==> flow/design.v <==
module bldc_esc #(parameter DATA_WIDTH = 16,parameter debounce = 3)(
  input clk,              		 
  input reset,            		 
  input pwm_en,						 
  input encoder_a,  				 
  input encoder_b,  				 
  input [DATA_WIDTH-1:0] pwm_period,	 
  input [DATA_WIDTH-1:0] period_reference,	 
  input [DATA_WIDTH-1:0] Kp_ext, 
  input [DATA_WIDTH-1:0] Ki_ext, 
  input [DATA_WIDTH-1:0] Kd_ext, 
  input override_internal_pid,		 
  output reg motor_positive,   		 
  output reg motor_negative 			 
);
  reg motor_pwm;
  reg [DATA_WIDTH-1:0] pwm_counter;
  reg [DATA_WIDTH-1:0] pwm_duty_cycle;
  reg [1:0]encoder_state;
  reg [1:0]prev_encoder_state;
  reg [1:0]pwm_direction;
  reg [DATA_WIDTH-1:0] period_speed ; 
  reg [DATA_WIDTH-1:0] speed_ctr;
  reg [DATA_WIDTH-1:0] Kp ;
  reg [DATA_WIDTH-1:0] Ki ;
  reg [DATA_WIDTH-1:0] Kd ;
  reg signed[DATA_WIDTH-1:0] error;
  reg signed[(DATA_WIDTH)-1:0] integral;
  reg signed[DATA_WIDTH-1:0] derivative;
  reg signed [(DATA_WIDTH)-1:0] pid_output;
  reg signed[DATA_WIDTH-1:0] previous_error;
  reg [2:0] encoder_a_shift_reg;
  reg encoder_a_reg;
  reg [2:0] encoder_b_shift_reg;
  reg encoder_b_reg;
 always @(posedge clk or posedge reset) begin
    if (reset) begin
        integral <= 16'b0;
        pwm_counter <= {DATA_WIDTH{1'b0}};
        encoder_state <= 2'b0;
        prev_encoder_state <= 2'b0;
        pwm_direction<=2'b00;
        motor_positive<=1'b0;
        motor_negative<=1'b0;
        Kp <= 16'd1;
        Ki <= 16'd0;
        Kd <= 16'd0;
        speed_ctr<={DATA_WIDTH{1'b0}};
        previous_error <= {DATA_WIDTH{1'b0}};
        error<=8'b0;
        period_speed <= 16'b0;
        pid_output <= 16'b0;
        derivative <= 16'b0;
        pwm_duty_cycle <= 16'b0;
        motor_pwm <= 1'b0;
        encoder_a_shift_reg <= 3'b0;
        encoder_a_reg <= 1'b0;
        encoder_b_shift_reg <= 3'b0;
        encoder_b_reg <= 1'b0;
    end 
    else begin
        encoder_a_shift_reg <= {encoder_a_shift_reg[debounce-2:0],encoder_a};
        if (encoder_a_shift_reg == {debounce{1'b0}} || encoder_a_shift_reg == {debounce{1'b1}})begin
            encoder_a_reg <= encoder_a_shift_reg[0];
        end
        encoder_b_shift_reg <= {encoder_b_shift_reg[debounce-2:0],encoder_b};
        if (encoder_b_shift_reg == {debounce{1'b0}} || encoder_b_shift_reg == {debounce{1'b1}})begin
            encoder_b_reg <= encoder_b_shift_reg[0];
        end
        pid_output <= Kp * error + Ki * integral + Kd * derivative;	 
        if(pid_output<1) begin			 
			pwm_duty_cycle<=pwm_period;
		end 
		else if (pid_output>pwm_period) begin	 
			pwm_duty_cycle<=1;
		end 
		else begin
			pwm_duty_cycle<= pid_output;	 
		end
        derivative <= error - previous_error;
        if (integral + error > 2047) begin  
            integral <= 2047;  
        end 
        else if (integral + error < -2048) begin
            integral <= -2048; 
        end 
        else begin
            integral <= integral + error;  
        end
        previous_error<=error;
        error <= period_reference - period_speed;
        motor_pwm <= (pwm_counter < pwm_duty_cycle) & pwm_en;  
        if (pwm_counter == pwm_period) begin
            pwm_counter <= 16'd0;
        end
        else begin
            pwm_counter <= pwm_counter + 1;
        end
        encoder_state <= {encoder_a_reg, encoder_b_reg};
        prev_encoder_state <= encoder_state;
        case ({encoder_state, prev_encoder_state})
            4'b0100, 4'b1101,4'b1011: begin 
                pwm_direction<=2'b10;
            end
            4'b1000,4'b1110,4'b0111: begin 
                pwm_direction<=2'b01;
            end
            4'b1100, 4'b0011, 4'b1001,4'b0110: begin 
                pwm_direction<=2'b00;
            end
            default: begin
                pwm_direction<=pwm_direction; 
            end
        endcase
        if(pwm_en==1'b0)begin
            motor_positive<=1'b0;
            motor_negative<=1'b0;
		end 
		else begin
            case(pwm_direction)
                2'b00: begin
      				if(period_reference>32767) begin  
						motor_positive<=1'b0;
						motor_negative<=motor_pwm;
					end
					else begin
						motor_positive<=motor_pwm;
						motor_negative<=1'b0;
					end
                end 
                2'b01:begin
                    motor_positive<=1'b0;
                    motor_negative<=motor_pwm;
                end
                2'b10:begin
                    motor_positive<=motor_pwm;
                    motor_negative<=1'b0;
                end
                default: begin
                    motor_positive <= 1'b0;
                    motor_negative <= 1'b0;
                end
            endcase
        end
		if(override_internal_pid) begin
			Kp<=Kp_ext;
			Ki<=Ki_ext;
			Kd<=Kd_ext;
		end 
		else begin
			Kp<=Kp;
			Ki<=Ki;
			Kd<=Kd;
		end
      if((prev_encoder_state[0]==1'b0 && encoder_a_reg==1'b1) || speed_ctr==16'h00ff) begin
            period_speed<=speed_ctr;
            speed_ctr<={DATA_WIDTH{1'b0}};
        end else begin
            speed_ctr<=speed_ctr+1;
        end
    end
 end
endmodule
clock: 4.0 ns
lec_check: 0
cap_margin: 5
core_margin: 2
core_utilization: 72
cts_cluster_diameter: 62
cts_cluster_size: 61
place_density: 0.63
setup_slack_margin: -0.34
slew_margin: 20
run.sh (not shown) runs the stock make flow with config.mk's settings and CLKGATE_MAP_FILE=.
The baseline ran to the end with violations: setup timing.
==> next run, changes <==
CAP_MARGIN = 20   (was 5)
CORE_UTILIZATION = 40   (was 72)
CTS_CLUSTER_DIAMETER = default   (was 62)
CTS_CLUSTER_SIZE = default   (was 61)
PLACE_DENSITY = 0.6   (was 0.63)
SETUP_SLACK_MARGIN = default   (was -0.34)
clock period = 7.4 ns   (was 4.0 ns; I/O delays follow)
The changed run went through all stages and came out clean.
Clock-buffer cell count rose by 14.
Via count falls by about 11%.
Hold slack degrades by 0.014 ns.
First-iteration DRC count drops by about 50%.
Cell count is higher by about 5.4%.
Worst setup slack improved by 3.0 ns.
Sequential share of layout area rose by 1.2 points.
==> next run, changes <==
ABC_AREA = 1   (was default)
CORE_UTILIZATION = 68   (was 40)
clock period = 12.0 ns   (was 7.4 ns; I/O delays follow)
Result: The new run completed without violations; via count rose by about a fifth; core utilization climbs by 30 points; setup slack gains 4.4 ns.

== north ==
Starts from the design.v that is shown in full above.
==> flow/config.mk <==
export PLATFORM = sky130hd
export DESIGN_NAME = bldc_esc
export DESIGN_NICKNAME = bldc_esc
export VERILOG_FILES = /design/flow/design.v
export SDC_FILE = /design/flow/constraint.sdc
export NUM_CORES = 4
export LEC_CHECK = 0
export ABC_AREA = 1
export CAP_MARGIN = 20
export CELL_PAD_IN_SITES_DETAIL_PLACEMENT = 1
export CORE_ASPECT_RATIO = 1.26
export CORE_MARGIN = 6
export CORE_UTILIZATION = 28
export CTS_CLUSTER_DIAMETER = 103
export GPL_ROUTABILITY_DRIVEN = 1
export GPL_TIMING_DRIVEN = 0
export MAX_ROUTING_LAYER = met5
export MIN_ROUTING_LAYER = met2
export PLACE_DENSITY_LB_ADDON = 0.15
export SETUP_SLACK_MARGIN = -0.17
export SLEW_MARGIN = 20
export TNS_END_PERCENT = 55
==> flow/constraint.sdc <==
create_clock -name core_clock -period 4.24 [get_ports {clk}]
set_input_delay 0.8480 -clock core_clock [delete_from_list [all_inputs] [get_ports {clk}]]
set_output_delay 0.8480 -clock core_clock [all_outputs]
set_load 0.01 [all_outputs]
The final report for north shows a completed flow and a layout that fails verification, specifically setup timing.
#### Input delta (south over north)
Settings: ABC_AREA no longer set, was 1; MIN_ROUTING_LAYER now met1, was met2; CORE_UTILIZATION now 72, was 28; PLACE_DENSITY_LB_ADDON now 0.01, was 0.15; GPL_TIMING_DRIVEN no longer set, was 0; CELL_PAD_IN_SITES_DETAIL_PLACEMENT now 0, was 1; SETUP_SLACK_MARGIN now 2.16, was -0.17; CORE_MARGIN now 2, was 6; the clock period (ns, I/O delays scaled along) now 7.5, was 4.24.
## What came out
- The flow did not stop early for south: all stages ran, and the layout cleared the timing, DRC and antenna checks.
- south against north: growth of design area from synthesis to finish decreased 5.3 points, minimum hold slack increased 0.015 ns, average instance area after synthesis increased 1.5 um^2.
- south against north: number of buffers inserted by port buffering +1; fill cell total of the finished layout moved down.
- Worst setup slack was higher in the run labelled south.
--- input diff south..east ---
Settings: MAX_ROUTING_LAYER changed from met5 to met4; PLACE_DENSITY_LB_ADDON changed from 0.01 to 0.15; SETUP_SLACK_MARGIN changed from 2.16 to 0.8; the clock period (ns, I/O delays scaled along) changed from 7.5 to 3.6.
## What came out
Of south and east, only south finishes the flow clean. east vs. south: met1 track demand over resource in global routing grew by 6.7 points, final core utilization grew by 5.8 points. Looking at east and south, the number of nets still failing antenna checks after routing is a wash.
## Diff of input files: west against east
Settings: CTS_CLUSTER_DIAMETER: 103 -> unset; GPL_ROUTABILITY_DRIVEN: 1 -> unset; CELL_PAD_IN_SITES_DETAIL_PLACEMENT: 0 -> unset; PLACE_DENSITY: unset -> 0.6; CORE_ASPECT_RATIO: 1.26 -> unset; MIN_ROUTING_LAYER: met1 -> unset; SETUP_SLACK_MARGIN: 0.8 -> unset; MAX_ROUTING_LAYER: met4 -> unset; PLACE_DENSITY_LB_ADDON: 0.15 -> unset; TNS_END_PERCENT: 55 -> unset; the clock period (ns, I/O delays scaled along): 3.6 -> 6.61.
==> comparison <==
Ran to the end and failed final checks on setup timing: west.
Chip area across west and east: no real change.
Pin count of the biggest net entering global routing ends up higher on west.
NOTE wire length of the first global-routing pass east->west decreased by more than 10%
Layout clock buffer count, west and east: larger value in west

v41:
// bldc_esc: RTL as listed in full above, without the edits since
Settings: LEC_CHECK=0, CAP_MARGIN=20, CORE_MARGIN=2, CORE_UTILIZATION=70, CTS_CLUSTER_SIZE=35, PLACE_DENSITY=0.6, SETUP_SLACK_MARGIN=1.16, SLEW_MARGIN=20; clock period 4.05 ns.
STATUS run=v41 STAGES=ALL_DONE FINAL_CHECKS=FAILED CAUSE=setup timing
For v44, these inputs were changed with respect to v41:
- changing CORE_UTILIZATION from 70 to 72
- changing CTS_CLUSTER_SIZE from 35 to 100
- changing SETUP_SLACK_MARGIN from 1.16 to -0.47
- setting ABC_AREA to 1 for the first time
- changing the clock period (ns, I/O delays scaled along) from 4.05 to 4.91
Results
What the final checks of v44 revealed, after a flow that finished every stage, was a layout that fails on setup timing.
Per the comparison of v44 with v41, clock slew at the register clock pins of the worst setup and hold paths moved up; final worst-path cycle share moved down; combinational gate area moved down.
Setup changes, v44 to v52
- ABC_AREA removed (was 1)
- PLACE_DENSITY removed (was 0.6)
- SETUP_SLACK_MARGIN removed (was -0.47)
- CTS_CLUSTER_SIZE changed from 100 to 41
- the clock period (ns, I/O delays scaled along) changed from 4.91 to 6.47
==> results <==
The layout from v52, despite a flow that completed every stage, fails the layout checks, with the failing checks listed as setup timing.
v52 vs v44: clock period minus worst slack down in v52
Relative to v44, global-route met2 utilization has decreased by 9.3 points in v52.
Area share of and-or/or-and cells after synthesis for v52 is higher than for v44.
Of v52 and v44, it is v52 that has the lower multi-input combinational cell count.
Looking at relative slew slack across both flows, v52 is the weaker of the two, with v44 ahead.
Between v44 and v52, worst-case setup margin in the final layout increased.
Here is what was changed in the inputs of v8 compared with v52.
- clearing CTS_CLUSTER_SIZE, which used to be 41
- putting ABC_AREA at 1 where nothing was set
- putting TNS_END_PERCENT at 5 where nothing was set
- putting PLACE_DENSITY at 0.6 where nothing was set
- swapping 6.47 for 4.87 in the clock period (ns, I/O delays scaled along)
==> results <==
v8: all stages done; final checks FAILED (setup timing). As of v8, chip area had risen by a few percent compared to v52. Comparing v8 and v52, the higher critical path arrival is on v52. Setup WNS v52 -> v8: worse. Global-route usage ends up higher on v8. Count of hold buffers inserted by post-cts repair of v8 is on par with v52.
Relative to v8, the following input files were edited for v53:
- SETUP_SLACK_MARGIN newly set to 0.33
- CORE_UTILIZATION changed from 72 to 40
- TNS_END_PERCENT removed (was 5)
- ABC_AREA removed (was 1)
- the clock period (ns, I/O delays scaled along) changed from 4.87 to 7.4
Results
Having completed the whole flow, v53 delivered a layout that passed the timing, DRC and antenna checks. v53 vs v8, fill cell total of the finished layout went up by 3454. Compared with v8, in v53 worst hold margin went up, critical path depth went down, synthesized area went down, clock latency of the later-clocked register in the worst-skew pair did not really move.

Starts from the design.v that is shown in full above.
Settings: LEC_CHECK=0, CAP_MARGIN=35, CORE_MARGIN=2, CORE_UTILIZATION=40, CTS_CLUSTER_DIAMETER=258, SLEW_MARGIN=20; clock period 8.0 ns.
Edit:
- CAP_MARGIN: 35 -> 20
- CELL_PAD_IN_SITES_DETAIL_PLACEMENT: default -> 2
- CTS_CLUSTER_DIAMETER: 258 -> default
- PLACE_DENSITY: default -> 0.72
Result:
- With this change the flow completed, yet does not pass: negative setup slack
- via count increases by a quarter to a third
- final cell count is about the same
- synthesized cell count does not change
- design area increases slightly
- hold slack improved by 0.043 ns
Edit:
- CELL_PAD_IN_SITES_DETAIL_PLACEMENT: 2 -> 1
- CELL_PAD_IN_SITES_GLOBAL_PLACEMENT: default -> 1
- CORE_ASPECT_RATIO: default -> 1.54
- CORE_MARGIN: 2 -> 8
- CTS_CLUSTER_SIZE: default -> 42
- HOLD_SLACK_MARGIN: default -> 0.02
- PLACE_DENSITY: 0.72 -> default
- PLACE_DENSITY_LB_ADDON: default -> 0.12
- TNS_END_PERCENT: default -> 30
Result:
- This time the run finished clean
- wire length goes down by 44%
- non-clock buffer count increases by 6
- clock skew shrinks by 0.034 ns
- final area falls by 1.2%
- setup slack is better by 1.1 ns
Edit:
- CELL_PAD_IN_SITES_DETAIL_PLACEMENT: 1 -> default
- CELL_PAD_IN_SITES_GLOBAL_PLACEMENT: 1 -> default
- CORE_ASPECT_RATIO: 1.54 -> default
- CORE_MARGIN: 8 -> 2
- CORE_UTILIZATION: 40 -> 72
- CTS_CLUSTER_SIZE: 42 -> 100
- HOLD_SLACK_MARGIN: 0.02 -> default
- PLACE_DENSITY: default -> 0.6
- PLACE_DENSITY_LB_ADDON: 0.12 -> default
- TNS_END_PERCENT: 30 -> default
- clock period: 8.0 -> 6.11 ns (I/O delays scaled with it)
This time the run produced a layout that fails on negative setup slack.
Sequential share of layout area fell by 1.1 points.
Final area climbs by 6.1%.
Final cell count fell by 3.9%.
Worst setup slack degrades by 1.4 ns.
Die area decreases by 49%.

Setup of run 1:
Starts from the design.v that is shown in full above.
Settings: LEC_CHECK=0, CAP_MARGIN=20, CELL_PAD_IN_SITES_DETAIL_PLACEMENT=0, CORE_ASPECT_RATIO=1.26, CORE_MARGIN=2, CORE_UTILIZATION=60, CTS_CLUSTER_DIAMETER=103, GPL_ROUTABILITY_DRIVEN=1, MAX_ROUTING_LAYER=met5, MIN_ROUTING_LAYER=met1, PLACE_DENSITY_LB_ADDON=0.15, SETUP_SLACK_MARGIN=-0.18, SLEW_MARGIN=20, TNS_END_PERCENT=55; clock period 2.49 ns.
Every stage of run 1 finished as expected; the final checks, on the other hand, flagged setup timing, which means the layout fails.
--- input diff run 1..run 2 ---
Settings: clearing TNS_END_PERCENT, which used to be 55; clearing PLACE_DENSITY_LB_ADDON, which used to be 0.15; clearing CELL_PAD_IN_SITES_DETAIL_PLACEMENT, which used to be 0; putting PLACE_DENSITY at 0.6 where nothing was set; clearing CORE_ASPECT_RATIO, which used to be 1.26; clearing MAX_ROUTING_LAYER, which used to be met5; clearing GPL_ROUTABILITY_DRIVEN, which used to be 1; swapping 60 for 40 in CORE_UTILIZATION; clearing SETUP_SLACK_MARGIN, which used to be -0.18; clearing CTS_CLUSTER_DIAMETER, which used to be 103; clearing MIN_ROUTING_LAYER, which used to be met1; swapping 2.49 for 8.0 in the clock period (ns, I/O delays scaled along).
[summary]
- Every stage of the flow completed for run 2, and the final layout passed the timing, DRC and antenna checks.
- The lower arrival time reported for the critical path endpoint of run 1 and run 2 is in run 1.
- met2 routed wirelength was lower in run 2 than in run 1.
- Summary of run 2 over run 1: final design area excluding fillers fell by about 11%, final design utilization fell by 31 points.
- Compared to run 1, run 2 has register-to-register slack 4.95 ns higher.
Input changes introduced in run 3 (baseline for comparison: run 2):
Settings: CORE_UTILIZATION changed from 40 to 72; ABC_AREA newly set to 1; SETUP_SLACK_MARGIN newly set to 1.53; the clock period (ns, I/O delays scaled along) changed from 8.0 to 6.61.
Notes after the runs:
Both conditions hold for run 2: the flow ran to the end and the final layout passed the timing, DRC and antenna checks. Complete run, failing final checks: run 3, reason setup timing. Run 3 drops more vias than run 2. Compared with run 2, in run 3 clock tree buffer count of the final layout has increased, amount of wire on met2 after detailed routing has increased. Slowest library cell on the worst path: fa_1 -> run 3, dfrtp_1 -> run 2. Compared with run 2, in run 3 largest driver fanout on the critical path moved down; total cells reported by yosys after synthesis now larger; global-route usage picked up an extra 19 points; y dimension of the die decreased by about 23% relative to the old numbers; maximum frequency shows an increase of 8.4%. Start point of the critical path: integral[4] -> run 3, error[4] -> run 2. Min first-iteration DRC count across run 3 and run 2: run 2.
Modified inputs, run 4 compared to run 3
Settings: removing SETUP_SLACK_MARGIN (formerly 1.53); changing the clock period (ns, I/O delays scaled along) from 6.61 to 5.82.
Findings:
- Completing all stages was not enough for run 4: its layout failed the final checks because of setup timing.
- Comparing run 3 and run 4, the higher worst setup slack for register-to-register paths is on run 3.
- Looking at final net count across run 3 and run 4, the one that comes out higher is run 4.
- Global-route met2 utilization in run 4 vs run 3: up 1.2 points
Edits applied to the flow inputs when going from run 4 to run 5:
Settings: CORE_UTILIZATION changed from 72 to 64; ABC_AREA removed (was 1); the clock period (ns, I/O delays scaled along) changed from 5.82 to 7.4.
[summary]
- Run 5 finished every step from synthesis to the final layout, and the layout passed the timing, DRC and antenna checks.
- Taking run 4 as the reference point, the worst setup slack for register-to-register paths of run 5 rises by 1.26 ns.
- Run 5 reports a lower chip area line of the yosys report than run 4 does.
- The lower cell depth of the worst setup path came out of run 5.
- Looking only at number of non-clock inverters, and setting everything else aside, the higher value of run 5 and run 4 goes to run 4.
Here is what was changed in the inputs of run 6 compared with run 5.
Settings: CORE_UTILIZATION changed from 64 to 72; SETUP_SLACK_MARGIN newly set to 1.8; PLACE_DENSITY_LB_ADDON newly set to 0.01; PLACE_DENSITY removed (was 0.6); the clock period (ns, I/O delays scaled along) changed from 7.4 to 6.24.
--- outcome ---
- Run 5 closes out successfully: all stages finished, all timing, DRC and antenna checks passed.
- To summarise run 6: no stage aborted, but the layout did not pass its checks, failing on setup timing.
- Going from run 5 to run 6, sequential share of layout area lost 1.4 points; proportion of cell area occupied by multi-input gates lost 2.6 points; vertical extent of the die lost about 5.6%.
